// pipelined_4stage
module pipelined_4stage(clk, rst, imem_addr, imem_data, aluout);
For scale: about 1200 flip-flops, about 76000 sq um of cells after synthesis.
make LEC_CHECK=0 CAP_MARGIN=15 CORE_MARGIN=2 CORE_UTILIZATION=72 CTS_CLUSTER_SIZE=44 SETUP_SLACK_MARGIN=-0.39 SLEW_MARGIN=20 finish   # period 6.54 ns
run.sh (not shown) runs the stock make flow with config.mk's settings and CLKGATE_MAP_FILE=.
The baseline reached the layout checks and failed them: setup timing.
Next try:
- CAP_MARGIN: 15 -> 20
- CORE_UTILIZATION: 72 -> 70
- CTS_CLUSTER_SIZE: 44 -> 51
- PLACE_DENSITY_LB_ADDON: default -> 0.0
- SETUP_SLACK_MARGIN: -0.39 -> 1.52
- TNS_END_PERCENT: default -> 5
- clock period: 6.54 -> 5.27 ns (I/O delays scaled with it)
After rerunning: The changed run finished with setup timing left. Worst hold slack barely changes. Cell area increases by 0.71%. Final cell count increases by 0.59%. Combinational power is higher by 23%. Global-route usage came out lower by 1.9 points. Clock-buffer cell count went up by 1. Sequential power goes up by 24%. Worst setup slack got worse by 1.2 ns.
Next try:
- ABC_AREA: default -> 1
- CAP_MARGIN: 20 -> 0
- CORE_UTILIZATION: 70 -> 72
- CTS_CLUSTER_DIAMETER: default -> 396
- CTS_CLUSTER_SIZE: 51 -> 14
- HOLD_SLACK_MARGIN: default -> -0.09
- PLACE_DENSITY_LB_ADDON: 0.0 -> 0.04
- SETUP_SLACK_MARGIN: 1.52 -> 0.72
- SLEW_MARGIN: 20 -> 40
- clock period: 5.27 -> 2.66 ns (I/O delays scaled with it)
Result: This time the run did not get past 5_1_grt; die area is about the same; synthesized area increases by 3.0%; synthesized cell count increases by 57%.

* * *

Starting RTL as in the previous note.
Settings: LEC_CHECK=0, CAP_MARGIN=20, CELL_PAD_IN_SITES_DETAIL_PLACEMENT=2, CORE_MARGIN=6, CORE_UTILIZATION=72, CTS_CLUSTER_DIAMETER=130, CTS_CLUSTER_SIZE=77, GPL_ROUTABILITY_DRIVEN=0, GPL_TIMING_DRIVEN=1, HOLD_SLACK_MARGIN=0.13, MIN_ROUTING_LAYER=met2, PLACE_DENSITY_LB_ADDON=0.04, SLEW_MARGIN=0, TNS_END_PERCENT=80; clock period 5.54 ns.
The baseline failed in detailed placement (3_5_place_dp).
Edit:
- CELL_PAD_IN_SITES_DETAIL_PLACEMENT: 2 -> unset
- CORE_MARGIN: 6 -> 2
- CORE_UTILIZATION: 72 -> 40
- CTS_CLUSTER_DIAMETER: 130 -> unset
- CTS_CLUSTER_SIZE: 77 -> unset
- GPL_ROUTABILITY_DRIVEN: 0 -> unset
- GPL_TIMING_DRIVEN: 1 -> unset
- HOLD_SLACK_MARGIN: 0.13 -> unset
- MAX_ROUTING_LAYER: unset -> met4
- MIN_ROUTING_LAYER: met2 -> unset
- PLACE_DENSITY_LB_ADDON: 0.04 -> 0.23
- SLEW_MARGIN: 0 -> 15
- TNS_END_PERCENT: 80 -> unset
- clock period: 5.54 -> 8.0 ns (I/O delays scaled with it)
What happened: This time the run went through all stages and came out clean; die size goes up by 70%; synthesized cell count stays the same; area after synthesis is unchanged.

* * *

cedar:
pipelined_4stage again, from the RTL that the note above started with.
Settings: LEC_CHECK=0, ABC_AREA=1, CAP_MARGIN=15, CORE_ASPECT_RATIO=0.88, CORE_MARGIN=2, CORE_UTILIZATION=58, CTS_CLUSTER_DIAMETER=41, GPL_ROUTABILITY_DRIVEN=0, GPL_TIMING_DRIVEN=1, MAX_ROUTING_LAYER=met4, MIN_ROUTING_LAYER=met2, PLACE_DENSITY=0.89, SETUP_SLACK_MARGIN=2.04, SLEW_MARGIN=5, TNS_END_PERCENT=5; clock period 8.0 ns.
cedar did not finish; the tool stopped in 5_1_grt with error GRT-0116.
--- input diff cedar..fjord ---
- clearing CTS_CLUSTER_DIAMETER, which used to be 41
- swapping 0.88 for 0.79 in CORE_ASPECT_RATIO
- swapping 0.89 for 0.46 in PLACE_DENSITY
- swapping 5 for 30 in SLEW_MARGIN
- clearing MIN_ROUTING_LAYER, which used to be met2
- swapping 58 for 53 in CORE_UTILIZATION
- clearing SETUP_SLACK_MARGIN, which used to be 2.04
- swapping 5 for 100 in TNS_END_PERCENT
- putting CELL_PAD_IN_SITES_DETAIL_PLACEMENT at 0 where nothing was set
- swapping 0 for 1 in GPL_ROUTABILITY_DRIVEN
- swapping 1 for 0 in ABC_AREA
- swapping 15 for 20 in CAP_MARGIN
- swapping 8.0 for 8.3 in the clock period (ns, I/O delays scaled along)
Findings:
- The number of instances in the synthesized netlist in cedar is 1.6 times that in fjord.
- Between fjord and cedar, post-synth area from yosys stat is higher for cedar, fjord comes in under that.
- Looking at simple-gate area share of the yosys netlist, fjord sits 6.8 points below cedar.
- Of fjord and cedar, cedar shows the higher setup fix buffers added after clock tree synthesis, with fjord below it.
- Going from cedar to fjord, the height of the die was found to have gone down by 2.3%.
- On fjord: net count of the mapped netlist is 3429 lower than what cedar gave.
- Compared with cedar, fjord shows total placed instance area lower by about 1.5%.
- Relative to cedar, unique cell type count in the Yosys netlist has increased by 29 in fjord.
- fjord reached the final stage; the timing, design-rule and antenna checks on its layout passed.
Modified inputs, nickel compared to fjord
- PLACE_DENSITY changed from 0.46 to 0.89
- CORE_UTILIZATION changed from 53 to 58
- SLEW_MARGIN changed from 30 to 5
- TNS_END_PERCENT removed (was 100)
- CTS_CLUSTER_DIAMETER newly set to 41
- MAX_ROUTING_LAYER changed from met4 to met5
- GPL_TIMING_DRIVEN changed from 1 to 0
- CELL_PAD_IN_SITES_DETAIL_PLACEMENT removed (was 0)
- GPL_ROUTABILITY_DRIVEN removed (was 1)
- MIN_ROUTING_LAYER newly set to met2
- CORE_ASPECT_RATIO changed from 0.79 to 0.88
- CAP_MARGIN changed from 20 to 15
- ABC_AREA changed from 0 to 1
- the clock period (ns, I/O delays scaled along) changed from 8.3 to 8.0
Findings:
- nickel got as far as 5_1_grt, where a tool error ended the run.
- From fjord to nickel the numbers moved as follows: final weighted congestion in routability-driven placement climbed 140%, aoi/oai-family share of the synthesized area +13 points, yosys synthesis chip area increased by about 3% relative to the old numbers, post-placement cell area went up, mean instance size in the synthesized netlist fell about 34%.
- Measured against each other, nickel and fjord differ in fraction of synthesized area in multiplexers, the lower figure coming from nickel.
- Taking fjord over nickel, the total cells reported by yosys after synthesis ratio works out to 0.64.
- Die width was lower in the run labelled nickel.
- Share of synthesized area occupied by flip-flops and latches, nickel and fjord, higher one = fjord.
Edits applied to the flow inputs when going from nickel to pepper:
- GPL_ROUTABILITY_DRIVEN newly set to 1
- CORE_MARGIN changed from 2 to 3
- CELL_PAD_IN_SITES_DETAIL_PLACEMENT newly set to 0
- CTS_CLUSTER_DIAMETER removed (was 41)
- PLACE_DENSITY removed (was 0.89)
- MIN_ROUTING_LAYER removed (was met2)
- CAP_MARGIN changed from 15 to 20
- GPL_TIMING_DRIVEN changed from 0 to 1
- MAX_ROUTING_LAYER changed from met5 to met4
- SLEW_MARGIN changed from 5 to 30
- CORE_ASPECT_RATIO changed from 0.88 to 0.79
- TNS_END_PERCENT newly set to 100
- ABC_AREA changed from 1 to 0
- the clock period (ns, I/O delays scaled along) changed from 8.0 to 6.75
- Diff nickel -> pepper | row count | down by a little under 10%
- Re CTS buffer count: nickel and pepper aren't equal, and the lower value belongs to pepper.
- For the cell area after placement, pepper came in 940 um^2 lower than nickel did.
- pepper: complete, dirty (negative setup slack)
- Measured against nickel, the count of instances resized after the clock tree is built of pepper comes out at 2.3 times the reference value.
- Sequential area share after synthesis ends up lower on nickel.
### pepper -> maple
- swapping 3 for 2 in CORE_MARGIN
- clearing GPL_ROUTABILITY_DRIVEN, which used to be 1
- clearing MAX_ROUTING_LAYER, which used to be met4
- clearing GPL_TIMING_DRIVEN, which used to be 1
- clearing CORE_ASPECT_RATIO, which used to be 0.79
- clearing CELL_PAD_IN_SITES_DETAIL_PLACEMENT, which used to be 0
- swapping 30 for 20 in SLEW_MARGIN
- clearing TNS_END_PERCENT, which used to be 100
- clearing ABC_AREA, which used to be 0
- swapping 58 for 40 in CORE_UTILIZATION
- swapping 6.75 for 4.85 in the clock period (ns, I/O delays scaled along)
Results
Finished, but not clean: maple, with negative setup slack.
In the reports for maple and pepper, the larger global-route usage belongs to pepper.
Between maple and pepper, the register-to-register slack is higher for pepper.
maple vs pepper: sequential share of layout area down
maple — utilization 20 points lower, pepper as reference
maple vs. pepper: last weighted congestion value of the routability-driven placer shows a reduction of 3.8%, logic area shows an increase of about 0.7%.
As of maple, post-DP HPWL had fallen by a few percent compared to pepper.
The count of clock-buffer cells in the layout in maple was lower than what pepper gave.
Power and IR drop assume default switching activity.
